==> flow/design.v <==
`timescale 1ns / 1ps
module lms_core #(
    parameter WIDTH = 16,
    parameter FRAC  = 8
)(
    input wire clk,
    input wire rst,
    input wire start,
    input wire signed [WIDTH-1:0] x_in,
    input wire signed [WIDTH-1:0] d_in,
    output reg signed [WIDTH-1:0] y_out,
    output reg signed [WIDTH-1:0] e_out,
    output reg done
);
    localparam signed [WIDTH-1:0] MU_FIXED = 16'd2; 
    reg signed [WIDTH-1:0] w0, w1, w2, w3, w4, w5, w6, w7;
    reg signed [WIDTH-1:0] x0, x1, x2, x3, x4, x5, x6, x7;
    reg [4:0] bit_idx;       
    reg signed [31:0] acc;       
    reg signed [WIDTH-1:0] w_sum;  
    reg signed [WIDTH-1:0] slice_reg; 
    reg signed [31:0] slice_shifted;
    reg signed [WIDTH-1:0] term0, term1, term2, term3, term4, term5, term6, term7;
    reg [2:0] state;
    localparam IDLE = 0, CALC_OFFSET = 1, CALC_SLICE = 2, CALC_ACC = 3, CALC_E = 4, UPDATE_W = 5;
    function signed [WIDTH-1:0] fixed_mul;
        input signed [WIDTH-1:0] a, b;
        reg signed [2*WIDTH-1:0] res;
        begin
            res = a * b;
            fixed_mul = res >>> FRAC;
        end
    endfunction
    always @(posedge clk) begin
        if (rst) begin
            w0<=0; w1<=0; w2<=0; w3<=0; w4<=0; w5<=0; w6<=0; w7<=0;
            x0<=0; x1<=0; x2<=0; x3<=0; x4<=0; x5<=0; x6<=0; x7<=0;
            y_out <= 0; e_out <= 0; done <= 0;
            state <= IDLE;
        end else begin
            case (state)
                IDLE: begin
                    done <= 0;
                    if (start) begin
                        x7<=x6; x6<=x5; x5<=x4; x4<=x3; x3<=x2; x2<=x1; x1<=x0;
                        x0 <= x_in;
                        state <= CALC_OFFSET;
                    end
                end
                CALC_OFFSET: begin
                    w_sum = w0 + w1 + w2 + w3 + w4 + w5 + w6 + w7;
                    acc <= -w_sum; 
                    bit_idx <= 0; 
                    state <= CALC_SLICE;
                end
                CALC_SLICE: begin
                    if (bit_idx == WIDTH-1) begin
                         slice_reg <= (x0[bit_idx] ? -w0 : w0) + 
                                      (x1[bit_idx] ? -w1 : w1) + 
                                      (x2[bit_idx] ? -w2 : w2) + 
                                      (x3[bit_idx] ? -w3 : w3) + 
                                      (x4[bit_idx] ? -w4 : w4) + 
                                      (x5[bit_idx] ? -w5 : w5) + 
                                      (x6[bit_idx] ? -w6 : w6) + 
                                      (x7[bit_idx] ? -w7 : w7);
                    end else begin
                         slice_reg <= (x0[bit_idx] ? w0 : -w0) + 
                                      (x1[bit_idx] ? w1 : -w1) + 
                                      (x2[bit_idx] ? w2 : -w2) + 
                                      (x3[bit_idx] ? w3 : -w3) + 
                                      (x4[bit_idx] ? w4 : -w4) + 
                                      (x5[bit_idx] ? w5 : -w5) + 
                                      (x6[bit_idx] ? w6 : -w6) + 
                                      (x7[bit_idx] ? w7 : -w7);
                    end
                    state <= CALC_ACC;
                end
                CALC_ACC: begin
                    slice_shifted = {{16{slice_reg[15]}}, slice_reg};
                    acc <= acc + (slice_shifted <<< bit_idx);
                    if (bit_idx == WIDTH-1)
                        state <= CALC_E;
                    else begin
                        bit_idx <= bit_idx + 1;
                        state <= CALC_SLICE;
                    end
                end
                CALC_E: begin
                    y_out <= acc >>> 9;
                    e_out <= d_in - (acc >>> 9);
                    state <= UPDATE_W;
                end
                UPDATE_W: begin
                    term0 = fixed_mul(MU_FIXED, x0);
                    term1 = fixed_mul(MU_FIXED, x1);
                    term2 = fixed_mul(MU_FIXED, x2);
                    term3 = fixed_mul(MU_FIXED, x3);
                    term4 = fixed_mul(MU_FIXED, x4);
                    term5 = fixed_mul(MU_FIXED, x5);
                    term6 = fixed_mul(MU_FIXED, x6);
                    term7 = fixed_mul(MU_FIXED, x7);
                    if (e_out > 0) begin
                        w0 <= w0 + term0; w1 <= w1 + term1; w2 <= w2 + term2; w3 <= w3 + term3;
                        w4 <= w4 + term4; w5 <= w5 + term5; w6 <= w6 + term6; w7 <= w7 + term7;
                    end else if (e_out < 0) begin
                        w0 <= w0 - term0; w1 <= w1 - term1; w2 <= w2 - term2; w3 <= w3 - term3;
                        w4 <= w4 - term4; w5 <= w5 - term5; w6 <= w6 - term6; w7 <= w7 - term7;
                    end
                    done <= 1;
                    state <= IDLE;
                end
            endcase
        end
    end
endmodule
==> flow/run.sh <==
#!/bin/bash
# the make line also repeats each setting of config.mk as NAME=value (left out here)
make -C /OpenROAD-flow-scripts/flow DESIGN_CONFIG=/design/flow/config.mk WORK_HOME=/design/flow/orfs CLKGATE_MAP_FILE= finish
==> flow/config.mk <==
export PLATFORM = sky130hd
export DESIGN_NAME = lms_core
export DESIGN_NICKNAME = lms_core
export VERILOG_FILES = /design/flow/design.v
export SDC_FILE = /design/flow/constraint.sdc
export NUM_CORES = 4
export LEC_CHECK = 0
export CAP_MARGIN = 20
export CORE_MARGIN = 2
export CORE_UTILIZATION = 72
export PLACE_DENSITY = 0.66
export SETUP_SLACK_MARGIN = 0.51
export SLEW_MARGIN = 20
==> flow/constraint.sdc <==
create_clock -name core_clock -period 6.22 [get_ports {clk}]
set_input_delay 1.2440 -clock core_clock [delete_from_list [all_inputs] [get_ports {clk}]]
set_output_delay 1.2440 -clock core_clock [all_outputs]
set_load 0.01 [all_outputs]
==> flow_summary.json, run 1 <==
{
  "crit_chain": "buf_6 > buf_12 > mux4_2 > mux4_2 > buf_6 > a21oi_1 > xnor2_1 > fa_1 > fa_1 > fa_1 > inv_1 > fa_1 > inv_1 > ha_1 > o21ai_2 > o21ai_2 > o31ai_1 > buf_4 > nand4b_1 > a31oi_2 > a21o_1 > a21oi_2 > xor2_1 > a211oi_2",
  "timing.rr.end": "slice_reg[15]$_DFFE_PP_",
  "internal_power_mw": 3.94,
  "synthArstFlopShare_pct": 0,
  "dr.pass1.iters": 6,
  "top_cell": "nand2_1",
  "via_per_inst": 6.26,
  "hold_violations": 0,
  "combinationalPower_mw": 0.536,
  "final_antenna_net_count": 0,
  "synth_cells": 4403,
  "wl_per_cell_um": 21.1,
  "period_used_pct": 106,
  "simple_gate_area_share_pct": 18.6,
  "p_sw_share_pct": 26.3,
  "cts_sinks": 341,
  "synth_cell_types": 68,
  "crit_path_end": "slice_reg[15]$_DFFE_PP_",
  "flop_cell": "dfxtp_1",
  "tightest_slew_ns": 0.957,
  "setup_viol": 7,
  "fin_skew_ns": 0.0200,
  "top_layer_used": "met4",
  "power_leader": "clock",
  "status": "failed layout checks",
  "reg2reg_depth": 24,
  "start_kind": "flop",
  "io_buffers": 67,
  "rrSetupSlack_ns": -0.35,
  "cts_made_buffers": 40,
  "hold_path_depth": 2,
  "arrival_ns": 6.90,
  "fin_cells": 5297,
  "yosys.area.top_type": "dfxtp_1",
  "peakVddDrop_mv": 0.269,
  "worstHoldEndpoint": "x7[3]$_SDFFE_PP0P_",
  "cts_tree": "built",
  "rsz0062_at_grt": "yes",
  "crit_buf_inv": 6,
  "critical_path.startpoint": "bit_idx[0]$_SDFFCE_PN0P_",
  "grt_max_degree": 99,
  "yosys-stat-area_mm2": 0.0354,
  "final_util_pct": 83.1,
  "slew-limit-headroom_pct": 36.2,
  "xor_share_pct": 11.0,
  "powerClk_mw": 2.54,
  "ys_ff": 341,
  "clk_latency_ns": 0.60,
  "grt_usage_pct": 43.4,
  "cp_max_fo": 7,
  "die_height_um": 226,
  "nFillCells": 3130,
  "drtIter0Drc": 3625,
  "antenna_found_initial": 1,
  "synth.cell_area_mm2": 0.0354,
  "pwr-share-clk_pct": 47.5,
  "grt_pass1_wl_mm": 171,
  "antenna-diode-count": 0,
  "cp.required_ns": 6.55,
  "p_total_mw": 5.34,
  "vias": 33100,
  "drc": 0,
  "fp.dieW_um": 226,
  "ys_cells": 4403,
  "fp_nets": 4925,
  "holdCritPathClass": "flop to flop",
  "cp_common_cell": "fa_1",
  "dp_hpwl_mm": 86.3,
  "yosys.area.top_type_share_pct": 16.7,
  "first_global_vias": 31700,
  "io_pins": 68,
  "cts.clk_slew.worst_paths_ns": 0.06,
  "cts_max_level": 2,
  "wl_met2_mm": 50.3,
  "setup_ws_ns": -0.354,
  "edf_count": 46,
  "route.met3.wl_mm": 12.1,
  "totalWireLength_mm": 112,
  "slowest_stage": "mux4_2",
  "hp-start": "x7[3]$_SDFFE_PP0P_",
  "wl_met1_mm": 43.7,
  "cp.depth": 24,
  "core_mm2": 0.0487,
  "ys_sh_mux_pct": 5.04,
  "postCtsHoldBufs": 0,
  "power_density_mw_per_mm2": 132,
  "ys_seq_share_pct": 20.6,
  "leakagePower_nw": 17.1,
  "gp_congestion": 1.00,
  "initCoreUtil_pct": 72.6,
  "cts_buffer_depth": 3,
  "min_period_ns": 6.57,
  "topCellsByArea": "dfxtp_1 17%, fa_1 15%, xnor2_1 8.7%",
  "pg_seq_mw": 2.27,
  "fin_nets": 5123,
  "synthAoiAreaFrac_pct": 14.6,
  "synth_warnings": 1,
  "maxSlewViolCount": 0,
  "synth.cellmix.adderShare_pct": 22.9,
  "critPathKind": "flop to flop",
  "p_sw_mw": 1.40,
  "syn_area_per_cell_um2": 8.04,
  "drv_cap": 0,
  "pre_cts_ws_ns": -0.385,
  "critPathTopFamily": "adder cells",
  "area_delta_synth_final_pct": 14.5,
  "overflow": 0,
  "top_logic_kind": "adder cells",
  "core.rowCount": 81,
  "violations": "negative setup slack",
  "chip_area_mm2": 0.0509,
  "end_kind": "flop",
  "max_freq_ghz": 0.152,
  "seqPwrFrac_pct": 42.5,
  "root_buffer": "clkbuf_16",
  "warnings": 31,
  "critPathMaxStageDelay_ns": 0.63,
  "combinationalPowerShare_pct": 10.0,
  "common_cells": "637 x nand2_1, 472 x inv_1, 465 x a21oi_1",
  "r2r_start": "bit_idx[0]$_SDFFCE_PN0P_",
  "placedCellCount": 5207
}
stage by stage:
stage	hold WS (ns)	TNS [ns]	instance area, um2
2_1_floorplan	0.429	-0.629	35500
3_3_place_gp	0.436	-1.26	38300
3_5_place_dp	0.452	-1.94	38300
4_1_cts	0.461	-1.01	40100
5_1_grt	0.474	-3.28	40500
6_report	0.462	-1.58	40500
cell type report:
cell class	count	area, um2	area share, %
repair buffers	348	2990	7.39
clock inverters	22	299	0.738
flip-flops and latches	341	7310	18.0
well taps	664	831	2.05
clock buffers	52	1100	2.71
inverters	476	1790	4.41
multi-input cells	3394	26200	64.7
what timing repair did:
item                       in CTS  in global routing
setup buffers                   9                  6
resized                        85                 85
gates cloned                    1                  0
pin swaps                      79                 49
setup endpoints to repair      24                 27
metal layers:
layer / up-vias / global-route usage (%)
li1: 15200 / -
met1: 15800 / 57.2
met2: 1815 / 69.1
met3: 382 / 8.40
met4: 0 / 20.4
met5: - / 0
==> run 2, diff against run 1 <==
Settings changed: ABC_AREA set to 1, CELL_PAD_IN_SITES_GLOBAL_PLACEMENT set to 1, CORE_UTILIZATION 72 to 66, CTS_CLUSTER_DIAMETER set to 360, CTS_CLUSTER_SIZE set to 91, PLACE_DENSITY 0.66 to not set, SETUP_SLACK_MARGIN 0.51 to 2.33, TNS_END_PERCENT set to 25.
Clock period 6.22 ns to 8.0 ns, I/O delays scaled along.
==> run 2 against run 1 <==
Compared with the run above: the flow now stops in global placement without I/O; die size is 9.3% higher; area after synthesis is 0.37% higher; synthesized cell count is 16% higher.
==> flow_summary.json, run 2 <==
{
  "status": "aborted with a tool error",
  "haltStage": "global placement without I/O",
  "error_line": "[ERROR GPL-0301] Utilization 103.995 % exceeds 100%.",
  "core_mm2": 0.0535,
  "synth_warnings": 1,
  "top_cell": "nand2_1",
  "topCellsByArea": "dfxtp_1 17%, fa_1 15%, o21ai_0 10%",
  "yosys.area.top_type_share_pct": 16.6,
  "fp.dieW_um": 236,
  "ys_cells": 5110,
  "die_height_um": 236,
  "flop_cell": "dfxtp_1",
  "ys_seq_share_pct": 20.5,
  "chip_area_mm2": 0.0557,
  "fp_nets": 5632,
  "ys_ff": 341,
  "common_cells": "959 x nand2_1, 801 x inv_1, 720 x o21ai_0",
  "synth_cells": 5110,
  "xor_share_pct": 7.10,
  "yosys-stat-area_mm2": 0.0355,
  "synth_cell_types": 55,
  "edf_count": 46,
  "synth.cellmix.adderShare_pct": 22.8,
  "syn_area_per_cell_um2": 6.95,
  "synth.cell_area_mm2": 0.0355,
  "initCoreUtil_pct": 66.4,
  "yosys.area.top_type": "dfxtp_1",
  "synthArstFlopShare_pct": 0,
  "simple_gate_area_share_pct": 18.8,
  "ys_sh_mux_pct": 0.0563,
  "synthAoiAreaFrac_pct": 19.6,
  "top_logic_kind": "adder cells",
  "core.rowCount": 85
}
==> run 3, diff against run 2 <==
Settings changed: ABC_AREA 1 to not set, CELL_PAD_IN_SITES_GLOBAL_PLACEMENT 1 to not set, CORE_UTILIZATION 66 to 40, CTS_CLUSTER_DIAMETER 360 to not set, CTS_CLUSTER_SIZE 91 to not set, SETUP_SLACK_MARGIN 2.33 to 0.96, TNS_END_PERCENT 25 to not set.
Clock period 8.0 ns to 7.42 ns, I/O delays scaled along.
==> run 3 against run 2 <==
Compared with the run above: the run now finishes clean; area after synthesis decreased by 0.37%; die size grew 63%; synthesized cell count down 14%.
==> flow_summary.json, run 3 <==
{
  "status": "finished clean",
  "grt_usage_pct": 23.9,
  "slew-limit-headroom_pct": 33.4,
  "arrival_ns": 6.89,
  "synth.cell_area_mm2": 0.0354,
  "grt_max_degree": 124,
  "top_logic_kind": "adder cells",
  "rrSetupSlack_ns": 0.85,
  "top_cell": "nand2_1",
  "final_antenna_net_count": 0,
  "dr.pass1.iters": 5,
  "period_used_pct": 88.5,
  "worstHoldEndpoint": "state[2]$_DFF_P_",
  "internal_power_mw": 3.41,
  "synth.cellmix.adderShare_pct": 22.9,
  "fin_skew_ns": 0.0392,
  "comb_area_mm2": 0.0262,
  "min_period_ns": 6.57,
  "slowest_stage": "mux4_2",
  "leakagePower_nw": 16.2,
  "dp_hpwl_mm": 86.7,
  "p_sw_mw": 1.23,
  "cts_sinks": 341,
  "hold_violations": 0,
  "topCellsByArea": "dfxtp_1 17%, fa_1 15%, xnor2_1 8.7%",
  "hp-start": "state[3]$_DFF_P_",
  "core_mm2": 0.0881,
  "grt_pass1_wl_mm": 170,
  "synthAoiAreaFrac_pct": 14.6,
  "crit_path_end": "slice_reg[14]$_DFFE_PP_",
  "combinationalPowerShare_pct": 9.1,
  "timing.rr.end": "slice_reg[14]$_DFFE_PP_",
  "core.rowCount": 109,
  "critPathTopFamily": "adder cells",
  "area_delta_synth_final_pct": 12.9,
  "drv_cap": 0,
  "holdCritPathClass": "flop to flop",
  "common_cells": "637 x nand2_1, 472 x inv_1, 465 x a21oi_1",
  "tightest_slew_ns": 0.999,
  "setup_ws_ns": 0.853,
  "io_buffers": 67,
  "max_freq_ghz": 0.152,
  "hold_path_depth": 1,
  "xor_share_pct": 11.0,
  "power_density_mw_per_mm2": 116,
  "start_kind": "flop",
  "yosys-stat-area_mm2": 0.0354,
  "setup_viol": 0,
  "nFillCells": 8810,
  "rsz0062_at_grt": "yes",
  "syn_area_per_cell_um2": 8.04,
  "fp.dieW_um": 301,
  "synth_cells": 4403,
  "yosys.area.top_type": "dfxtp_1",
  "cts.clk_slew.worst_paths_ns": 0.06,
  "synth_warnings": 1,
  "peakVddDrop_mv": 0.150,
  "end_kind": "flop",
  "combinationalPower_mw": 0.423,
  "fin_nets": 4946,
  "cts_buffer_depth": 3,
  "finalSetupTns_ns": 0,
  "postCtsHoldBufs": 0,
  "die_height_um": 301,
  "critPathMaxStageDelay_ns": 0.64,
  "ys_cells": 4403,
  "drc": 0,
  "ys_seq_share_pct": 20.6,
  "seqPwrFrac_pct": 41.1,
  "crit_chain": "buf_6 > buf_16 > mux4_2 > mux4_2 > nor2b_4 > xnor2_2 > fa_2 > fa_1 > fa_1 > inv_2 > fa_1 > inv_2 > ha_4 > inv_2 > fa_2 > nor2b_2 > o21ai_2 > a21oi_2 > o21a_1 > o21a_1 > o2111ai_2 > a31oi_1 > mux2i_1 > nor3_1",
  "critPathKind": "flop to flop",
  "ys_sh_mux_pct": 5.04,
  "final_area_mm2": 0.0399,
  "chip_area_mm2": 0.0909,
  "r2r_start": "bit_idx[0]$_SDFFCE_PN0P_",
  "antenna_found_initial": 0,
  "yosys.area.top_type_share_pct": 16.7,
  "ys_ff": 341,
  "clk_latency_ns": 0.62,
  "synthArstFlopShare_pct": 0,
  "root_buffer": "clkbuf_16",
  "cts_max_level": 2,
  "pwr-share-clk_pct": 49.8,
  "via_per_inst": 5.41,
  "warnings": 31,
  "edf_count": 46,
  "pg_seq_mw": 1.91,
  "maxSlewViolCount": 0,
  "synth_cell_types": 68,
  "gp_congestion": 0.919,
  "io_pins": 68,
  "flop_cell": "dfxtp_1",
  "antenna-diode-count": 0,
  "power_leader": "clock",
  "initCoreUtil_pct": 40.2,
  "cp.required_ns": 7.75,
  "cp_max_fo": 8,
  "reg2reg_depth": 24,
  "vias": 30400,
  "drtIter0Drc": 2416,
  "critical_path.startpoint": "bit_idx[0]$_SDFFCE_PN0P_",
  "wl_per_cell_um": 19.7,
  "dpl_cell_area_mm2": 0.0373,
  "powerClk_mw": 2.31,
  "cp.depth": 24,
  "cts_made_buffers": 44,
  "overflow": 0,
  "first_global_vias": 29600,
  "totalWireLength_mm": 111,
  "cts_tree": "built",
  "crit_buf_inv": 5,
  "pre_cts_ws_ns": 0.559,
  "p_sw_share_pct": 26.4,
  "simple_gate_area_share_pct": 18.6,
  "fp_nets": 4925,
  "regArea_mm2": 0.00729
}
-- run 3: repair_timing --
item | 4_1_cts | 5_1_grt
setup endpoints to repair | 18 | 23
setup buffers | 22 | 12
resized | 66 | 88
pin swaps | 49 | 75
cloned | 5 | 2
-- run 3: layer usage --
metal	GRT usage (%)	part of all wire [%]	wire, um	vias to the layer above
met1	32.4	45	49200	14700
met2	40.3	47	52200	792
met4	7.26	3.2	3510	0
met3	2.47	5.1	5630	146
li1	-	-	-	14800
met5	0	0	0	-
-- run 3: final cells by class --
cell class,count,area share [%]
timing repair buffer,166,4.20
sequential,341,18.2
inverter,476,4.49
clock buffer,59,3.28
tap,1165,3.65
multi-input combinational,3395,65.5
clock inverter,20,0.614
-- run 3: per-stage QoR --
stage          power (mW)  hold slack, ns  std cells  util (%)
2_1_floorplan        2.23           0.429       4403         -
3_5_place_dp         2.35           0.451       5502      42.3
6_report             4.64           0.458       5622      45.3
3_3_place_gp         2.34           0.437       5502      42.3
4_1_cts              4.69           0.459       5608      44.7
5_1_grt              4.80           0.484       5622      45.3
==> run 4, diff against run 3 <==
Settings changed: CELL_PAD_IN_SITES_DETAIL_PLACEMENT set to 0, CORE_ASPECT_RATIO set to 0.94, CORE_UTILIZATION 40 to 72, CTS_CLUSTER_SIZE set to 50, MIN_ROUTING_LAYER set to met1, PLACE_DENSITY set to 0.66, SETUP_SLACK_MARGIN 0.96 to -0.32.
Clock period 7.42 ns to 6.49 ns, I/O delays scaled along.
==> run 4 against run 3 <==
Compared with the run above: the layout now fails its checks (negative setup slack); synthesized cell count stayed put; area after synthesis unchanged; sequential power rose by 14%; register-to-register slack lost 1.1 ns; setup slack got worse by 1.1 ns; first-iteration DRC count grew 50%; final area decreased by 1.5%; worst hold slack lost 0.0014 ns; non-clock buffer count is 129 higher; sequential share of layout area is 0.28 points higher; critical endpoint is now slice_reg[15]$_DFFE_PP_; largest power group unchanged.
==> flow_summary.json, run 4 <==
{
  "cp.required_ns": 6.81,
  "simple_gate_area_share_pct": 18.6,
  "ys_sh_mux_pct": 5.04,
  "top_cell": "nand2_1",
  "seqPwrFrac_pct": 44.1,
  "wl_per_cell_um": 22.5,
  "synth_cell_types": 68,
  "cp_common_cell": "fa_1",
  "drc": 0,
  "critical_path.startpoint": "bit_idx[0]$_SDFFCE_PN0P_",
  "critPathMaxStageDelay_ns": 0.57,
  "synth.cell_area_mm2": 0.0354,
  "grt_usage_pct": 45.9,
  "leakagePower_nw": 16.7,
  "period_used_pct": 103,
  "max_freq_ghz": 0.149,
  "via_per_inst": 6.40,
  "route.met3.wl_mm": 14.7,
  "io_buffers": 67,
  "core_mm2": 0.0484,
  "synthAoiAreaFrac_pct": 14.6,
  "cp_max_fo": 22,
  "ys_ff": 341,
  "root_buffer": "clkbuf_16",
  "slowest_stage": "mux4_2",
  "synthArstFlopShare_pct": 0,
  "internal_power_mw": 3.63,
  "overflow": 0,
  "fp.dieW_um": 233,
  "ys_cells": 4403,
  "violations": "negative setup slack",
  "pre_cts_ws_ns": -0.176,
  "grt_max_degree": 129,
  "r2r_start": "bit_idx[0]$_SDFFCE_PN0P_",
  "initCoreUtil_pct": 73.1,
  "reg2reg_depth": 24,
  "end_kind": "flop",
  "power_leader": "clock",
  "slew-limit-headroom_pct": 21.2,
  "combinationalPower_mw": 0.508,
  "holdCritPathClass": "flop to flop",
  "final_antenna_net_count": 0,
  "rrSetupSlack_ns": -0.21,
  "warnings": 33,
  "io_pins": 68,
  "antenna_found_initial": 3,
  "synth_cells": 4403,
  "p_sw_share_pct": 26.4,
  "fin_nets": 5068,
  "common_cells": "637 x nand2_1, 472 x inv_1, 465 x a21oi_1",
  "yosys.area.top_type": "dfxtp_1",
  "yosys-stat-area_mm2": 0.0354,
  "crit_buf_inv": 6,
  "synth.cellmix.adderShare_pct": 22.9,
  "drtIter0Drc": 3616,
  "ys_seq_share_pct": 20.6,
  "synth_warnings": 1,
  "dr.pass1.iters": 6,
  "peakVddDrop_mv": 0.236,
  "wl_met1_mm": 44.4,
  "flop_cell": "dfxtp_1",
  "fin_skew_ns": 0.0204,
  "clk_latency_ns": 0.59,
  "cts_buffer_depth": 3,
  "maxSlewViolCount": 0,
  "nFillCells": 3257,
  "top_layer_used": "met5",
  "pg_seq_mw": 2.17,
  "crit_chain": "buf_12 > buf_12 > mux4_2 > mux4_2 > buf_4 > buf_4 > nand2_1 > xnor2_1 > fa_1 > fa_1 > fa_1 > inv_1 > fa_1 > inv_1 > ha_1 > or2_2 > a21oi_1 > a21oi_2 > a211oi_1 > nor2_1 > a31oi_1 > nand3_1 > a21oi_2 > a211oi_2",
  "rsz0062_at_grt": "yes",
  "die_height_um": 219,
  "tightest_slew_ns": 1.18,
  "xor_share_pct": 11.0,
  "chip_area_mm2": 0.0509,
  "arrival_ns": 7.02,
  "timing.rr.end": "slice_reg[15]$_DFFE_PP_",
  "min_period_ns": 6.70,
  "cts_tree": "built",
  "wl_met2_mm": 50.2,
  "crit_path_end": "slice_reg[15]$_DFFE_PP_",
  "vias": 33400,
  "core.rowCount": 78,
  "hp-start": "x7[5]$_SDFFE_PP0P_",
  "start_kind": "flop",
  "gp_congestion": 1.06,
  "top_logic_kind": "adder cells",
  "powerClk_mw": 2.25,
  "critPathKind": "flop to flop",
  "pwr-share-clk_pct": 45.6,
  "power_density_mw_per_mm2": 125,
  "dp_hpwl_mm": 92.0,
  "worstHoldEndpoint": "x7[5]$_SDFFE_PP0P_",
  "p_sw_mw": 1.30,
  "p_total_mw": 4.93,
  "setup_ws_ns": -0.210,
  "edf_count": 46,
  "setup_viol": 6,
  "cp.depth": 24,
  "first_global_vias": 31700,
  "syn_area_per_cell_um2": 8.04,
  "yosys.area.top_type_share_pct": 16.7,
  "grt_pass1_wl_mm": 178,
  "drv_cap": 0,
  "hold_path_depth": 2,
  "cts_max_level": 2,
  "topCellsByArea": "dfxtp_1 17%, fa_1 15%, xnor2_1 8.7%",
  "cts_made_buffers": 38,
  "combinationalPowerShare_pct": 10.3,
  "critPathTopFamily": "adder cells",
  "cts_sinks": 341,
  "cts.clk_slew.worst_paths_ns": 0.06,
  "area_delta_synth_final_pct": 11.2,
  "fp_nets": 4925,
  "hold_violations": 0,
  "totalWireLength_mm": 117,
  "antenna-diode-count": 0,
  "status": "failed layout checks"
}
run 4: layer usage:
layer,GRT usage [%],vias to the layer above
met5,0,-
met4,26.6,4
met3,10.8,425
met2,70.2,2091
met1,59.7,15800
li1,-,15000
run 4: through the flow:
| stage | utilization, % | setup TNS, ns | std cells | cell area, um2 | hold slack [ns] |
|---|---|---|---|---|---|
| finish | 81.3 | -0.719 | 5216 | 39300 | 0.457 |
| floorplan | - | -0.573 | 4403 | 35400 | 0.429 |
| detailed placement | 78.2 | -0.407 | 5137 | 37900 | 0.448 |
| global placement | 78.2 | -0.0834 | 5137 | 37900 | 0.440 |
| global route | 81.3 | -1.89 | 5216 | 39300 | 0.491 |
| CTS | 80.8 | -0.520 | 5207 | 39100 | 0.456 |
run 4: repair_timing:
item	4_1_cts	5_1_grt
buffers inserted	0	14
hold buffers	0	0
endpoints found under the setup margin	0	5
gates resized	0	43
run 4: area by class of cell:
class	count	area [um2]	area share (%)
clock buffers	51	1100	2.80
clock inverters	19	155	0.394
inverters	476	1790	4.54
multi-input cells	3394	25700	65.4
flip-flops and latches	341	7290	18.5
well taps	640	801	2.04
repair buffers	295	2470	6.29
==> run 5, diff against run 4 <==
Settings changed: CELL_PAD_IN_SITES_DETAIL_PLACEMENT 0 to 1, CELL_PAD_IN_SITES_GLOBAL_PLACEMENT set to 3, CORE_ASPECT_RATIO 0.94 to 1.25, CORE_UTILIZATION 72 to 50, CTS_CLUSTER_DIAMETER set to 56, CTS_CLUSTER_SIZE 50 to 14, GPL_ROUTABILITY_DRIVEN set to 1, MIN_ROUTING_LAYER met1 to not set, PLACE_DENSITY 0.66 to 0.44, SETUP_SLACK_MARGIN -0.32 to 1.47, SLEW_MARGIN 20 to 30.
Clock period 6.49 ns to 5.78 ns, I/O delays scaled along.
==> run 5 against run 4 <==
Compared with the run above: the flow now stops in global placement without I/O; area after synthesis is the same; synthesized cell count is the same; die size grew 43%.
==> flow_summary.json, run 5 <==
{
  "status": "aborted with a tool error",
  "haltStage": "global placement without I/O",
  "error_line": "[ERROR GPL-0301] Utilization 108.329 % exceeds 100%.",
  "common_cells": "637 x nand2_1, 472 x inv_1, 465 x a21oi_1",
  "synth.cell_area_mm2": 0.0354,
  "synth_warnings": 1,
  "yosys.area.top_type": "dfxtp_1",
  "fp_nets": 4925,
  "top_logic_kind": "adder cells",
  "top_cell": "nand2_1",
  "ys_cells": 4403,
  "core_mm2": 0.0704,
  "synthArstFlopShare_pct": 0,
  "edf_count": 46,
  "synth_cells": 4403,
  "synth_cell_types": 68,
  "synth.cellmix.adderShare_pct": 22.9,
  "flop_cell": "dfxtp_1",
  "yosys-stat-area_mm2": 0.0354,
  "yosys.area.top_type_share_pct": 16.7,
  "fp.dieW_um": 242,
  "simple_gate_area_share_pct": 18.6,
  "core.rowCount": 109,
  "chip_area_mm2": 0.0729,
  "ys_seq_share_pct": 20.6,
  "xor_share_pct": 11.0,
  "topCellsByArea": "dfxtp_1 17%, fa_1 15%, xnor2_1 8.7%",
  "die_height_um": 301,
  "synthAoiAreaFrac_pct": 14.6,
  "syn_area_per_cell_um2": 8.04,
  "initCoreUtil_pct": 50.3,
  "ys_ff": 341,
  "ys_sh_mux_pct": 5.04
}
==> run 6, diff against run 5 <==
Settings changed: CELL_PAD_IN_SITES_DETAIL_PLACEMENT 1 to not set, CELL_PAD_IN_SITES_GLOBAL_PLACEMENT 3 to not set, CORE_ASPECT_RATIO 1.25 to not set, CORE_UTILIZATION 50 to 62, CTS_CLUSTER_DIAMETER 56 to not set, CTS_CLUSTER_SIZE 14 to not set, GPL_ROUTABILITY_DRIVEN 1 to not set, PLACE_DENSITY 0.44 to not set, SETUP_SLACK_MARGIN 1.47 to not set, SLEW_MARGIN 30 to 20.
Clock period 5.78 ns to 2.81 ns, I/O delays scaled along.
==> run 6 against run 5 <==
Compared with the run above: area after synthesis unchanged; die size decreased by 19%; synthesized cell count did not move; now fails the layout checks on negative setup slack.
==> flow_summary.json, run 6 <==
{
  "status": "failed layout checks",
  "violations": "negative setup slack",
  "whs_ns": 0.316,
  "cp_common_cell": "fa_1",
  "power_density_mw_per_mm2": 247,
  "combinationalPower_mw": 1.63,
  "critPathMaxStageDelay_ns": 0.62,
  "rrSetupSlack_ns": -3.78,
  "drv_cap": 0,
  "leakagePower_nw": 22.2,
  "ys_cells": 4403,
  "grt_usage_pct": 42.9,
  "power_leader": "clock",
  "arrival_ns": 6.92,
  "gp_congestion": 1.05,
  "top_logic_kind": "adder cells",
  "wl_per_cell_um": 22.6,
  "critPathTopFamily": "adder cells",
  "antenna_found_initial": 0,
  "simple_gate_area_share_pct": 18.6,
  "grt_max_degree": 119,
  "setup_viol": 145,
  "cp.required_ns": 3.15,
  "grt_pass1_wl_mm": 198,
  "final_util_pct": 89.0,
  "yosys.area.top_type_share_pct": 16.7,
  "cts_sinks": 341,
  "io_pins": 68,
  "powerClk_mw": 5.74,
  "die_height_um": 243,
  "yosys.area.top_type": "dfxtp_1",
  "synth_cell_types": 68,
  "ys_seq_share_pct": 20.6,
  "setup_ws_ns": -3.78,
  "core.rowCount": 87,
  "fp.dieW_um": 243,
  "warnings": 34,
  "cts_tree": "built",
  "period_used_pct": 234,
  "core_mm2": 0.0564,
  "max_freq_ghz": 0.152,
  "hp-start": "rst",
  "synth.cellmix.adderShare_pct": 22.9,
  "final_antenna_net_count": 0,
  "dp_hpwl_mm": 99.9,
  "critPathKind": "flop to flop",
  "synth_cells": 4403,
  "dpl_cell_area_mm2": 0.0451,
  "cts.clk_slew.worst_paths_ns": 0.06,
  "slowest_stage": "mux4_2",
  "topCellsByArea": "dfxtp_1 17%, fa_1 15%, xnor2_1 8.7%",
  "drtIter0Drc": 4566,
  "io_buffers": 67,
  "min_period_ns": 6.59,
  "vias": 38800,
  "crit_chain": "buf_6 > buf_12 > buf_6 > mux4_2 > mux4_2 > a31oi_1 > xnor2_1 > fa_1 > inv_1 > fa_1 > fa_1 > inv_1 > fa_1 > inv_1 > ha_4 > a211oi_4 > o21ai_2 > o31ai_2 > nand4b_1 > a31oi_2 > a21o_1 > a21oi_2 > xor2_1 > a211oi_2",
  "area_delta_synth_final_pct": 41.7,
  "holdCritPathClass": "input port to flop",
  "cts_made_buffers": 42,
  "synth_warnings": 1,
  "start_kind": "flop",
  "cp_max_fo": 6,
  "seqPwrFrac_pct": 40.4,
  "internal_power_mw": 8.94,
  "syn_area_per_cell_um2": 8.04,
  "ys_sh_mux_pct": 5.04,
  "end_kind": "flop",
  "root_buffer": "clkbuf_16",
  "synthAoiAreaFrac_pct": 14.6,
  "reg2reg_depth": 24,
  "hold_path_depth": 2,
  "chip_area_mm2": 0.0590,
  "common_cells": "637 x nand2_1, 472 x inv_1, 465 x a21oi_1",
  "nFillCells": 2783,
  "top_cell": "nand2_1",
  "fin_skew_ns": 0.0409,
  "timing.rr.end": "slice_reg[15]$_DFFE_PP_",
  "clk_latency_ns": 0.62,
  "slew-limit-headroom_pct": 54.5,
  "cts_buffer_depth": 3,
  "worstHoldEndpoint": "w3[15]$_SDFFE_PP0P_",
  "ys_ff": 341,
  "cp.depth": 24,
  "initCoreUtil_pct": 62.8,
  "edf_count": 46,
  "rsz0062_at_grt": "yes",
  "dr.pass1.iters": 6,
  "peakVddDrop_mv": 0.542,
  "pg_seq_mw": 5.01,
  "drc": 0,
  "crit_buf_inv": 6,
  "synth.cell_area_mm2": 0.0354,
  "maxSlewViolCount": 0,
  "r2r_start": "bit_idx[0]$_SDFFCE_PN0P_",
  "xor_share_pct": 11.0,
  "first_global_vias": 36800,
  "via_per_inst": 6.15,
  "pwr-share-clk_pct": 46.4,
  "fin_nets": 6035,
  "final_area_mm2": 0.0502,
  "overflow": 0,
  "postCtsHoldBufs": 0,
  "critical_path.startpoint": "bit_idx[0]$_SDFFCE_PN0P_",
  "crit_path_end": "slice_reg[15]$_DFFE_PP_",
  "hold_violations": 0,
  "synthArstFlopShare_pct": 0,
  "cts_max_level": 2,
  "combinationalPowerShare_pct": 13.2,
  "p_sw_share_pct": 27.8,
  "tightest_slew_ns": 0.676,
  "yosys-stat-area_mm2": 0.0354,
  "fp_nets": 4925,
  "flop_cell": "dfxtp_1",
  "p_sw_mw": 3.44,
  "totalWireLength_mm": 142
}
-- run 6: layout make-up --
type / count / area [um2] / area share, %
flip-flops and latches: 341 / 7350 / 14.6
repair buffers: 1258 / 10400 / 20.8
well taps: 756 / 946 / 1.89
inverters: 476 / 1810 / 3.60
diodes: 2 / 5.00 / 0.00998
clock inverters: 20 / 230 / 0.459
clock buffers: 57 / 1200 / 2.39
multi-input cells: 3394 / 28200 / 56.2
-- run 6: metal layers --
metal / wire (um) / global-route usage, % / vias up
met3: 16300 / 8.12 / 687
met1: 51900 / 55.5 / 18600
met2: 64300 / 69.6 / 2486
li1: - / - / 17000
met5: 0 / 0 / -
met4: 9870 / 20.3 / 0
-- run 6: stage by stage --
stage          setup TNS [ns]  setup slack (ns)  std cells  power (mW)
2_1_floorplan          -99.29             -3.60       4403        5.92
3_3_place_gp          -151.83             -3.68       6085        6.47
3_5_place_dp          -158.32             -3.84       6085        6.49
4_1_cts               -140.83             -3.61       6232        12.2
5_1_grt               -182.10             -3.96       6302        12.6
6_report              -167.24             -3.78       6304        12.4
-- run 6: what timing repair did --
| item | CTS | global route |
|---|---|---|
| pin swaps | 182 | 268 |
| setup endpoints to repair | 140 | 147 |
| resized | 224 | 328 |
| gates cloned | 5 | 0 |
| setup buffers | 65 | 92 |
==> run 7, diff against run 6 <==
Settings changed: ABC_AREA set to 1, CORE_UTILIZATION 62 to 72, CTS_CLUSTER_DIAMETER set to 382, PLACE_DENSITY set to 0.42, TNS_END_PERCENT set to 10.
Clock period 2.81 ns to 2.3 ns, I/O delays scaled along.
==> run 7 against run 6 <==
Compared with the run above: the run now fails in clock tree synthesis; die size fell by 13%; area after synthesis rose by 0.37%; synthesized cell count rose by 16%.
==> flow_summary.json, run 7 <==
{
  "top_logic_kind": "adder cells",
  "simple_gate_area_share_pct": 18.8,
  "xor_share_pct": 7.10,
  "ys_sh_mux_pct": 0.0563,
  "edf_count": 46,
  "synth_warnings": 1,
  "fp.dieW_um": 226,
  "syn_area_per_cell_um2": 6.95,
  "yosys.area.top_type": "dfxtp_1",
  "chip_area_mm2": 0.0511,
  "topCellsByArea": "dfxtp_1 17%, fa_1 15%, o21ai_0 10%",
  "synth.cellmix.adderShare_pct": 22.8,
  "synthAoiAreaFrac_pct": 19.6,
  "gp_congestion": 1.15,
  "ys_ff": 341,
  "synthArstFlopShare_pct": 0,
  "io_buffers": 67,
  "die_height_um": 226,
  "synth_cell_types": 55,
  "yosys-stat-area_mm2": 0.0355,
  "synth.cell_area_mm2": 0.0355,
  "fp_nets": 5632,
  "top_cell": "nand2_1",
  "ys_seq_share_pct": 20.5,
  "core_mm2": 0.0488,
  "error_line": "[ERROR DPL-0038] Utilization greater than 100%, impossible to legalize",
  "io_pins": 68,
  "dp_hpwl_mm": 131,
  "yosys.area.top_type_share_pct": 16.6,
  "haltStage": "clock tree synthesis",
  "synth_cells": 5110,
  "pre_cts_ws_ns": -4.08,
  "dpl_cell_area_mm2": 0.0461,
  "flop_cell": "dfxtp_1",
  "status": "aborted with a tool error",
  "ys_cells": 5110,
  "initCoreUtil_pct": 72.7,
  "core.rowCount": 81,
  "common_cells": "959 x nand2_1, 801 x inv_1, 720 x o21ai_0"
}
-- run 7: stage by stage --
| step | hold WS (ns) | power [mW] | std cells | TNS [ns] |
|---|---|---|---|---|
| 2_1_floorplan | 0.436 | 11.2 | 5110 | -175.37 |
| 3_3_place_gp | 0.454 | 14.6 | 6854 | -221.02 |
| 3_5_place_dp | 0.474 | 15.5 | 6854 | -260.14 |
==> run 8, diff against run 7 <==
Settings changed: ABC_AREA 1 to not set, CAP_MARGIN 20 to 5, CTS_CLUSTER_DIAMETER 382 to 93, PLACE_DENSITY 0.42 to 0.63, SETUP_SLACK_MARGIN set to 0.51, TNS_END_PERCENT 10 to not set.
Clock period 2.3 ns to 6.22 ns, I/O delays scaled along.
==> run 8 against run 7 <==
Compared with the run above: the layout now fails its checks (negative setup slack); synthesized cell count shrank 14%; die size shrank 0.37%; area after synthesis shrank 0.37%.
==> flow_summary.json, run 8 <==
{
  "status": "failed layout checks",
  "violations": "negative setup slack",
  "top_logic_kind": "adder cells",
  "r2r_start": "bit_idx[0]$_SDFFCE_PN0P_",
  "worstHoldEndpoint": "x7[3]$_SDFFE_PP0P_",
  "setup_viol": 8,
  "ys_cells": 4403,
  "holdCritPathClass": "flop to flop",
  "tightest_slew_ns": 1.01,
  "first_global_vias": 31800,
  "antenna_found_initial": 2,
  "ys_sh_mux_pct": 5.04,
  "core.rowCount": 81,
  "grt_busiest_layer": "met2",
  "drv_cap": 0,
  "cts_max_level": 2,
  "yosys-stat-area_mm2": 0.0354,
  "critical_path.startpoint": "bit_idx[0]$_SDFFCE_PN0P_",
  "chip_area_mm2": 0.0509,
  "start_kind": "flop",
  "edf_count": 46,
  "syn_area_per_cell_um2": 8.04,
  "synth_cell_types": 68,
  "power_leader": "clock",
  "cts_buffer_depth": 3,
  "synth.cellmix.adderShare_pct": 22.9,
  "cts.clk_slew.worst_paths_ns": 0.06,
  "p_sw_mw": 1.42,
  "use_met1_pct": 56.9,
  "rsz0062_at_grt": "yes",
  "leakagePower_nw": 17.3,
  "via_per_inst": 6.30,
  "fin_nets": 5139,
  "cp_max_fo": 7,
  "pg_seq_mw": 2.27,
  "grtUsageMet2_pct": 70.1,
  "power_density_mw_per_mm2": 131,
  "synth.cell_area_mm2": 0.0354,
  "placedCellCount": 5207,
  "powerClk_mw": 2.54,
  "fin_cells": 5314,
  "finalSetupTns_ns": -2.36,
  "arrival_ns": 7.06,
  "synthAoiAreaFrac_pct": 14.6,
  "fp.dieW_um": 226,
  "yosys.area.top_type": "dfxtp_1",
  "drtIter0Drc": 3765,
  "combinationalPower_mw": 0.545,
  "pwr-share-clk_pct": 47.5,
  "antenna-diode-count": 0,
  "grt_max_degree": 99,
  "critPathTopFamily": "adder cells",
  "flop_cell": "dfxtp_1",
  "grt_pass1_wl_mm": 171,
  "peakVddDrop_mv": 0.268,
  "crit_path_end": "slice_reg[15]$_DFFE_PP_",
  "warnings": 31,
  "common_cells": "637 x nand2_1, 472 x inv_1, 465 x a21oi_1",
  "io_buffers": 67,
  "final_antenna_net_count": 0,
  "timing.rr.end": "slice_reg[15]$_DFFE_PP_",
  "combinationalPowerShare_pct": 10.2,
  "slowest_stage": "fa_1",
  "cp.required_ns": 6.55,
  "top_cell": "nand2_1",
  "period_used_pct": 108,
  "clk_latency_ns": 0.60,
  "rrSetupSlack_ns": -0.51,
  "xor_share_pct": 11.0,
  "root_buffer": "clkbuf_16",
  "synthArstFlopShare_pct": 0,
  "hold_path_depth": 2,
  "cts_tree": "built",
  "critPathKind": "flop to flop",
  "synth_cells": 4403,
  "area_delta_synth_final_pct": 15.7,
  "synth_warnings": 1,
  "overflow": 0,
  "cts_made_buffers": 41,
  "seqPwrFrac_pct": 42.4,
  "drc": 0,
  "dr.pass1.iters": 6,
  "ys_seq_share_pct": 20.6,
  "simple_gate_area_share_pct": 18.6,
  "initCoreUtil_pct": 72.6,
  "io_pins": 68,
  "cts_sinks": 341,
  "vias": 33500,
  "slew-limit-headroom_pct": 32.8,
  "fin_skew_ns": 0.0166,
  "totalWireLength_mm": 114,
  "p_sw_share_pct": 26.6,
  "critPathMaxStageDelay_ns": 0.58,
  "pre_cts_ws_ns": -0.385,
  "yosys.area.top_type_share_pct": 16.7,
  "grt_util_met3_pct": 8.86,
  "setup_ws_ns": -0.506,
  "topCellsByArea": "dfxtp_1 17%, fa_1 15%, xnor2_1 8.7%",
  "core_mm2": 0.0487,
  "hp-start": "x7[3]$_SDFFE_PP0P_",
  "wl_per_cell_um": 21.5,
  "ys_ff": 341,
  "grt_usage_pct": 43.5,
  "die_height_um": 226,
  "internal_power_mw": 3.93,
  "dp_hpwl_mm": 86.3,
  "hold_violations": 0,
  "reg2reg_depth": 29,
  "gp_congestion": 1.00,
  "final_util_pct": 84.0,
  "crit_buf_inv": 10,
  "fp_nets": 4925,
  "end_kind": "flop",
  "cp.depth": 29,
  "maxSlewViolCount": 0,
  "min_period_ns": 6.73,
  "max_freq_ghz": 0.149
}
==> run 8: stage by stage <==
step,hold slack [ns],instance area (um2),total power [mW]
after CTS,0.461,40200,5.32
after floorplan,0.429,35500,2.67
after global placement,0.436,38300,2.81
after detailed placement,0.452,38300,2.82
after global routing,0.474,40900,5.47
final,0.458,40900,5.35
==> run 8: timing repair <==
item                                   4_1_cts  5_1_grt
setup buffers                               11       19
hold buffers                                 0        0
cloned                                       1        0
gates resized                              107      131
pin swaps                                   89       65
endpoints found under the hold margin        0        0
setup endpoints to repair                   24       28
==> run 8: metal layers <==
metal	vias up	wire length (um)	share of wire, %
met5	-	0	0
met4	0	6550	5.7
met3	453	13400	12
met2	1997	51400	45
met1	15900	43100	38
li1	15200	-	-
==> run 8: layout make-up <==
cell class | instances | area, um2
fill | 3014 | 7800
clock buffer | 53 | 1120
sequential | 341 | 7310
timing repair buffer | 363 | 3140
tap | 664 | 831
multi-input combinational | 3394 | 26500
inverter | 476 | 1790
clock inverter | 23 | 284
==> run 9, diff against run 8 <==
Settings changed: ABC_AREA set to 1, CAP_MARGIN 5 to 20, CELL_PAD_IN_SITES_DETAIL_PLACEMENT set to 0, CORE_ASPECT_RATIO set to 0.94, CTS_CLUSTER_DIAMETER 93 to 238, CTS_CLUSTER_SIZE set to 50, MIN_ROUTING_LAYER set to met1, PLACE_DENSITY 0.63 to 0.66, SETUP_SLACK_MARGIN 0.51 to -0.32.
Clock period 6.22 ns to 4.15 ns, I/O delays scaled along.
==> run 9 against run 8 <==
Compared with the run above: the flow now stops in global routing; synthesized cell count is 16% higher; area after synthesis increased by 0.37%; die size up 0.37%.
==> flow_summary.json, run 9 <==
{
  "status": "aborted with a tool error",
  "haltStage": "global routing",
  "error_line": "[ERROR GRT-0116] Global routing finished with congestion. Check the congestion regions in the DRC Viewer.",
  "ys_cells": 5110,
  "synthArstFlopShare_pct": 0,
  "grt_usage_pct": 73.8,
  "root_buffer": "clkbuf_16",
  "xor_share_pct": 7.10,
  "postCtsHoldBufs": 0,
  "cts_max_level": 1,
  "gp_congestion": 1.16,
  "fp_nets": 5632,
  "yosys.area.top_type": "dfxtp_1",
  "simple_gate_area_share_pct": 18.8,
  "syn_area_per_cell_um2": 6.95,
  "synth_cell_types": 55,
  "core_mm2": 0.0485,
  "ys_ff": 341,
  "synth.cell_area_mm2": 0.0355,
  "synth.cellmix.adderShare_pct": 22.8,
  "dp_hpwl_mm": 109,
  "die_height_um": 219,
  "edf_count": 46,
  "flop_cell": "dfxtp_1",
  "initCoreUtil_pct": 73.2,
  "io_pins": 68,
  "cts_buffer_depth": 3,
  "top_logic_kind": "adder cells",
  "top_cell": "nand2_1",
  "fp.dieW_um": 233,
  "common_cells": "959 x nand2_1, 801 x inv_1, 720 x o21ai_0",
  "synthAoiAreaFrac_pct": 19.6,
  "core.rowCount": 78,
  "cts_made_buffers": 10,
  "yosys.area.top_type_share_pct": 16.6,
  "overflow": 38,
  "io_buffers": 67,
  "ys_seq_share_pct": 20.5,
  "yosys-stat-area_mm2": 0.0355,
  "synth_warnings": 1,
  "cts_sinks": 341,
  "topCellsByArea": "dfxtp_1 17%, fa_1 15%, o21ai_0 10%",
  "ys_sh_mux_pct": 0.0563,
  "chip_area_mm2": 0.0511,
  "synth_cells": 5110,
  "pre_cts_ws_ns": -2.02
}
## run 9: repair_timing
item / 4_1_cts
buffers inserted: 96
endpoints found under the setup margin: 34
resized: 230
pin swaps: 114
cloned: 9
## run 9: layer usage
layer  GRT overflow  track usage [%]
met5              0             44.7
met3              9             59.5
met1              0             74.7
met2             13             90.6
met4             16             65.4
## run 9: stage by stage
| stage | hold WS, ns | std cells | area, um2 |
|---|---|---|---|
| CTS | 0.490 | 6527 | 44800 |
| detailed placement | 0.462 | 6416 | 42900 |
| global placement | 0.461 | 6416 | 42900 |
| floorplan | 0.436 | 5110 | 36200 |
==> run 10, diff against run 9 <==
Settings changed: ABC_AREA 1 to not set, CELL_PAD_IN_SITES_DETAIL_PLACEMENT 0 to not set, CORE_ASPECT_RATIO 0.94 to not set, CTS_CLUSTER_DIAMETER 238 to not set, CTS_CLUSTER_SIZE 50 to not set, MAX_ROUTING_LAYER set to met4, MIN_ROUTING_LAYER met1 to not set, SETUP_SLACK_MARGIN -0.32 to 1.76.
Clock period 4.15 ns to 6.22 ns, I/O delays scaled along.
==> run 10 against run 9 <==
Compared with the run above: now fails the layout checks on negative setup slack; area after synthesis down 0.37%; die size down 0.37%; synthesized cell count down 14%.
==> flow_summary.json, run 10 <==
{
  "first_global_vias": 33300,
  "hold_path_depth": 2,
  "pre_cts_ws_ns": -0.460,
  "finalSetupTns_ns": -3.32,
  "critPathKind": "flop to flop",
  "via_per_inst": 6.56,
  "vias": 35200,
  "cts.clk_slew.worst_paths_ns": 0.06,
  "simple_gate_area_share_pct": 18.6,
  "fin_cells": 5367,
  "yosys.area.top_type_share_pct": 16.7,
  "overflow": 0,
  "ys_ff": 341,
  "cp.depth": 29,
  "clk_latency_ns": 0.61,
  "drc": 0,
  "chip_area_mm2": 0.0509,
  "end_kind": "flop",
  "warnings": 31,
  "synth.cell_area_mm2": 0.0354,
  "wl_per_cell_um": 23.3,
  "ys_sh_mux_pct": 5.04,
  "cp.required_ns": 6.54,
  "final_area_mm2": 0.0416,
  "fin_nets": 5189,
  "totalWireLength_mm": 125,
  "tightest_slew_ns": 1.11,
  "synthAoiAreaFrac_pct": 14.6,
  "hold_violations": 0,
  "cp_max_fo": 16,
  "r2r_start": "bit_idx[0]$_SDFFCE_PN0P_",
  "peakVddDrop_mv": 0.260,
  "setup_viol": 9,
  "synth.cellmix.adderShare_pct": 22.9,
  "gp_congestion": 1.02,
  "slew-limit-headroom_pct": 25.2,
  "rrSetupSlack_ns": -0.51,
  "cp_common_cell": "buf_4",
  "top_logic_kind": "adder cells",
  "powerClk_mw": 2.45,
  "status": "failed layout checks",
  "rsz0062_at_grt": "yes",
  "die_height_um": 226,
  "slowest_stage": "mux4_2",
  "maxSlewViolCount": 0,
  "top_cell": "nand2_1",
  "cts_buffer_depth": 3,
  "fp_nets": 4925,
  "p_sw_share_pct": 27.2,
  "critPathTopFamily": "adder cells",
  "combinationalPower_mw": 0.565,
  "drtIter0Drc": 4419,
  "edf_count": 46,
  "syn_area_per_cell_um2": 8.04,
  "fin_skew_ns": 0.0378,
  "critPathMaxStageDelay_ns": 0.65,
  "p_sw_mw": 1.43,
  "cts_sinks": 341,
  "grt_max_degree": 79,
  "grt_pass1_wl_mm": 182,
  "dr.pass1.iters": 10,
  "fp.dieW_um": 226,
  "seqPwrFrac_pct": 42.9,
  "synthArstFlopShare_pct": 0,
  "cts_max_level": 2,
  "power_density_mw_per_mm2": 127,
  "antenna_found_initial": 5,
  "internal_power_mw": 3.85,
  "pwr-share-clk_pct": 46.4,
  "core_mm2": 0.0487,
  "yosys-stat-area_mm2": 0.0354,
  "dp_hpwl_mm": 87.8,
  "power_leader": "clock",
  "critical_path.startpoint": "bit_idx[0]$_SDFFCE_PN0P_",
  "holdCritPathClass": "flop to flop",
  "ys_seq_share_pct": 20.6,
  "synth_warnings": 1,
  "core.rowCount": 81,
  "topCellsByArea": "dfxtp_1 17%, fa_1 15%, xnor2_1 8.7%",
  "ys_cells": 4403,
  "period_used_pct": 108,
  "leakagePower_nw": 17.6,
  "max_freq_ghz": 0.149,
  "root_buffer": "clkbuf_16",
  "hp-start": "x7[4]$_SDFFE_PP0P_",
  "crit_buf_inv": 10,
  "dpl_cell_area_mm2": 0.0384,
  "placedCellCount": 5206,
  "min_period_ns": 6.73,
  "reg2reg_depth": 29,
  "setup_ws_ns": -0.513,
  "flop_cell": "dfxtp_1",
  "combinationalPowerShare_pct": 10.7,
  "violations": "negative setup slack",
  "synth_cells": 4403,
  "timing.rr.end": "slice_reg[12]$_DFFE_PP_",
  "io_pins": 68,
  "common_cells": "637 x nand2_1, 472 x inv_1, 465 x a21oi_1",
  "yosys.area.top_type": "dfxtp_1",
  "start_kind": "flop",
  "arrival_ns": 7.06,
  "area_delta_synth_final_pct": 17.7,
  "synth_cell_types": 68,
  "drv_cap": 0,
  "initCoreUtil_pct": 72.6,
  "cts_tree": "built",
  "cts_made_buffers": 40,
  "worstHoldEndpoint": "x7[4]$_SDFFE_PP0P_",
  "crit_path_end": "slice_reg[12]$_DFFE_PP_",
  "grt_usage_pct": 47.9,
  "xor_share_pct": 11.0,
  "pg_seq_mw": 2.26,
  "final_antenna_net_count": 0,
  "io_buffers": 67
}
==> run 10: area by class of cell <==
type	count	area, um2
multi-input cells	3397	26700
flip-flops and latches	341	7360
fillers	2793	7100
repair buffers	411	3580
inverters	476	1810
clock buffers	54	1090
well taps	664	831
clock inverters	20	250
diodes	4	10.0
==> run 10: stage by stage <==
stage	util [%]	power [mW]	hold slack, ns
2_1_floorplan	-	2.67	0.429
3_3_place_gp	78.8	2.81	0.443
3_5_place_dp	78.8	2.82	0.450
4_1_cts	84.2	5.22	0.461
5_1_grt	85.4	5.37	0.488
6_report	85.4	5.28	0.460
==> run 10: repair_timing <==
action / CTS / global route
buffers inserted: 56 / 21
endpoints found under the hold margin: 0 / 0
hold buffers: 0 / 0
pin swaps: 85 / 59
gates resized: 179 / 104
cloned: 6 / 0
setup endpoints to repair: 58 / 48
==> run 10: per-layer routing <==
layer / share of wire (%) / wire [um] / track usage (%) / up-vias
met5: 0 / 0 / - / -
met4: 7.4 / 9290 / 25.3 / 0
met3: 13 / 16600 / 10.5 / 750
met2: 44 / 54400 / 73.5 / 2561
met1: 36 / 44600 / 59.4 / 16600
li1: - / - / - / 15300
==> run 11, diff against run 10 <==
Settings changed: ABC_AREA set to 1, CORE_ASPECT_RATIO set to 0.82, CORE_MARGIN 2 to 4, CORE_UTILIZATION 72 to 40, GPL_ROUTABILITY_DRIVEN set to 0, GPL_TIMING_DRIVEN set to 0, HOLD_SLACK_MARGIN set to 0.04, MIN_ROUTING_LAYER set to met2, PLACE_DENSITY 0.66 to not set, SETUP_SLACK_MARGIN 1.76 to not set.
Clock period 6.22 ns to 5.26 ns, I/O delays scaled along.
==> run 11 against run 10 <==
Compared with the run above: the flow now stops in global routing; synthesized cell count is 16% higher; area after synthesis rose by 0.37%; die size increased by 84%.
==> flow_summary.json, run 11 <==
{
  "yosys.area.top_type_share_pct": 16.6,
  "cts_made_buffers": 40,
  "root_buffer": "clkbuf_16",
  "flop_cell": "dfxtp_1",
  "overflow": 293,
  "top_cell": "nand2_1",
  "ys_sh_mux_pct": 0.0563,
  "pre_cts_ws_ns": -2.23,
  "edf_count": 46,
  "dp_hpwl_mm": 120,
  "xor_share_pct": 7.10,
  "ys_cells": 5110,
  "synth_warnings": 1,
  "yosys-stat-area_mm2": 0.0355,
  "synth.cellmix.adderShare_pct": 22.8,
  "fp_nets": 5632,
  "synth_cells": 5110,
  "io_pins": 68,
  "fp.dieW_um": 337,
  "error_line": "[ERROR GRT-0116] Global routing finished with congestion. Check the congestion regions in the DRC Viewer.",
  "top_logic_kind": "adder cells",
  "synth_cell_types": 55,
  "synthArstFlopShare_pct": 0,
  "core_mm2": 0.0877,
  "initCoreUtil_pct": 40.5,
  "ys_seq_share_pct": 20.5,
  "core.rowCount": 98,
  "common_cells": "959 x nand2_1, 801 x inv_1, 720 x o21ai_0",
  "dpl_cell_area_mm2": 0.0381,
  "die_height_um": 278,
  "status": "aborted with a tool error",
  "yosys.area.top_type": "dfxtp_1",
  "cts_buffer_depth": 3,
  "topCellsByArea": "dfxtp_1 17%, fa_1 15%, o21ai_0 10%",
  "cts_max_level": 2,
  "placedCellCount": 6328,
  "haltStage": "global routing",
  "ys_ff": 341,
  "syn_area_per_cell_um2": 6.95,
  "cts_sinks": 341,
  "chip_area_mm2": 0.0937,
  "io_buffers": 66,
  "synthAoiAreaFrac_pct": 19.6,
  "synth.cell_area_mm2": 0.0355,
  "grt_usage_pct": 61.0,
  "simple_gate_area_share_pct": 18.8
}
==> run 11: repair_timing <==
item                                    in CTS
resized                                    409
pin swaps                                  102
gates cloned                                 2
hold buffers                                 0
endpoints found under the hold margin        0
buffers inserted                            86
endpoints found under the setup margin      94
==> run 11: per-layer routing <==
metal / global-route usage (%) / overflow
met1: - / -
met2: 64.7 / 8
met3: 73.4 / 280
met4: 33.5 / 5
met5: - / -
==> run 11: per-stage QoR <==
| stage | hold WS, ns | utilization [%] |
|---|---|---|
| CTS | 0.469 | 47.3 |
| detailed placement | 0.459 | 43.5 |
| global placement | 0.456 | 43.5 |
| floorplan | 0.436 | - |
==> run 12, diff against run 11 <==
Settings changed: ABC_AREA 1 to not set, CELL_PAD_IN_SITES_DETAIL_PLACEMENT set to 0, CORE_ASPECT_RATIO 0.82 to 0.94, CORE_MARGIN 4 to 2, CORE_UTILIZATION 40 to 72, CTS_CLUSTER_DIAMETER set to 55, CTS_CLUSTER_SIZE set to 50, GPL_ROUTABILITY_DRIVEN 0 to not set, GPL_TIMING_DRIVEN 0 to not set, HOLD_SLACK_MARGIN 0.04 to not set, MAX_ROUTING_LAYER met4 to not set, MIN_ROUTING_LAYER met2 to met1, PLACE_DENSITY_LB_ADDON set to 0.0, SETUP_SLACK_MARGIN set to 1.84.
Clock period 5.26 ns to 6.49 ns, I/O delays scaled along.
==> run 12 against run 11 <==
Compared with the run above: area after synthesis is 0.37% lower; now fails the layout checks on negative setup slack; synthesized cell count is 14% lower; die size is 46% lower.
==> flow_summary.json, run 12 <==
{
  "status": "failed layout checks",
  "violations": "negative setup slack",
  "cts_max_level": 2,
  "fp.dieW_um": 233,
  "final_antenna_net_count": 0,
  "hp-start": "x7[4]$_SDFFE_PP0P_",
  "critPathTopFamily": "adder cells",
  "timing.rr.end": "slice_reg[15]$_DFFE_PP_",
  "synthArstFlopShare_pct": 0,
  "edf_count": 46,
  "ys_seq_share_pct": 20.6,
  "gp_congestion": 1.08,
  "dr.pass1.iters": 9,
  "grt_pass1_wl_mm": 180,
  "wl_per_cell_um": 23.2,
  "cts_buffer_depth": 3,
  "grt_max_degree": 130,
  "cts_tree": "built",
  "tightest_slew_ns": 1.03,
  "setup_viol": 7,
  "core.rowCount": 78,
  "power_leader": "clock",
  "io_buffers": 67,
  "cp_max_fo": 6,
  "min_period_ns": 6.74,
  "setup_ws_ns": -0.246,
  "hold_violations": 0,
  "peakVddDrop_mv": 0.230,
  "power_density_mw_per_mm2": 122,
  "period_used_pct": 104,
  "first_global_vias": 31900,
  "drv_cap": 0,
  "die_height_um": 219,
  "rrSetupSlack_ns": -0.25,
  "yosys-stat-area_mm2": 0.0354,
  "holdCritPathClass": "flop to flop",
  "critPathMaxStageDelay_ns": 0.63,
  "p_total_mw": 4.93,
  "ys_cells": 4403,
  "combinationalPowerShare_pct": 10.7,
  "pwr-share-clk_pct": 45.3,
  "postCtsHoldBufs": 0,
  "reg2reg_depth": 25,
  "overflow": 0,
  "synth_cells": 4403,
  "synthAoiAreaFrac_pct": 14.6,
  "initCoreUtil_pct": 73.1,
  "totalWireLength_mm": 121,
  "cp.depth": 25,
  "internal_power_mw": 3.58,
  "yosys.area.top_type_share_pct": 16.7,
  "area_delta_synth_final_pct": 14.3,
  "slew-limit-headroom_pct": 31.4,
  "cts_made_buffers": 35,
  "common_cells": "637 x nand2_1, 472 x inv_1, 465 x a21oi_1",
  "end_kind": "flop",
  "cts_sinks": 341,
  "cts.clk_slew.worst_paths_ns": 0.07,
  "leakagePower_nw": 17.0,
  "clk_latency_ns": 0.59,
  "cp_common_cell": "fa_1",
  "p_sw_mw": 1.35,
  "syn_area_per_cell_um2": 8.04,
  "seqPwrFrac_pct": 44.0,
  "top_logic_kind": "adder cells",
  "crit_buf_inv": 7,
  "drtIter0Drc": 4384,
  "root_buffer": "clkbuf_16",
  "r2r_start": "bit_idx[0]$_SDFFCE_PN0P_",
  "whs_ns": 0.463,
  "ys_sh_mux_pct": 5.04,
  "io_pins": 68,
  "p_sw_share_pct": 27.4,
  "antenna_found_initial": 5,
  "xor_share_pct": 11.0,
  "warnings": 35,
  "core_mm2": 0.0484,
  "flop_cell": "dfxtp_1",
  "drc": 0,
  "fin_nets": 5086,
  "fin_skew_ns": 0.0234,
  "vias": 33800,
  "crit_path_end": "slice_reg[15]$_DFFE_PP_",
  "max_freq_ghz": 0.148,
  "critical_path.startpoint": "bit_idx[0]$_SDFFCE_PN0P_",
  "combinationalPower_mw": 0.525,
  "topCellsByArea": "dfxtp_1 17%, fa_1 15%, xnor2_1 8.7%",
  "powerClk_mw": 2.23,
  "start_kind": "flop",
  "synth.cell_area_mm2": 0.0354,
  "simple_gate_area_share_pct": 18.6,
  "fp_nets": 4925,
  "via_per_inst": 6.46,
  "slowest_stage": "mux4_2",
  "synth_cell_types": 68,
  "worstHoldEndpoint": "x7[4]$_SDFFE_PP0P_",
  "chip_area_mm2": 0.0509,
  "dp_hpwl_mm": 90.3,
  "cp.required_ns": 6.80,
  "grt_usage_pct": 46.6,
  "top_cell": "nand2_1",
  "synth_warnings": 1,
  "maxSlewViolCount": 0,
  "hold_path_depth": 2,
  "yosys.area.top_type": "dfxtp_1",
  "rsz0062_at_grt": "yes",
  "arrival_ns": 7.05,
  "pg_seq_mw": 2.17,
  "ys_ff": 341,
  "synth.cellmix.adderShare_pct": 22.9,
  "critPathKind": "flop to flop"
}
## run 12: what timing repair did
action,4_1_cts,5_1_grt
gates cloned,6,2
pin swaps,54,49
setup endpoints to repair,45,38
buffers inserted,32,27
endpoints found under the hold margin,0,0
gates resized,95,99
## run 12: through the flow
stage                     cell area [um2]  setup WS (ns)  instances  utilization [%]  TNS [ns]
after floorplan                     35700         0.0790       4403                -         0
after global placement              37800         0.0414       5100             78.1         0
after detailed placement            37800        -0.0506       5100             78.1    -0.117
after CTS                           39800         0.0207       5201             82.3         0
after global routing                40500         -0.418       5230             83.6     -1.85
final                               40500         -0.246       5234             83.6    -0.880
## run 12: layout make-up
| cell class | count | area [um2] |
|---|---|---|
| Fill cell | 3062 | 7940 |
| Clock buffer | 40 | 957 |
| Tap cell | 640 | 801 |
| Sequential cell | 341 | 7340 |
| Antenna cell | 4 | 10.0 |
| Timing Repair Buffer | 311 | 2730 |
| Multi-Input combinational cell | 3399 | 26500 |
| Clock inverter | 23 | 288 |
| Inverter | 476 | 1800 |
## run 12: metal layers
| metal | vias to the layer above | global-route usage [%] | share of wire [%] |
|---|---|---|---|
| li1 | 15100 | - | - |
| met1 | 15900 | 59.6 | 36 |
| met2 | 2290 | 70.9 | 43 |
| met3 | 538 | 11.6 | 13 |
| met4 | 6 | 29.1 | 7.8 |
| met5 | - | 0 | 0.060 |
Power is estimated from default activity; no workload was simulated.
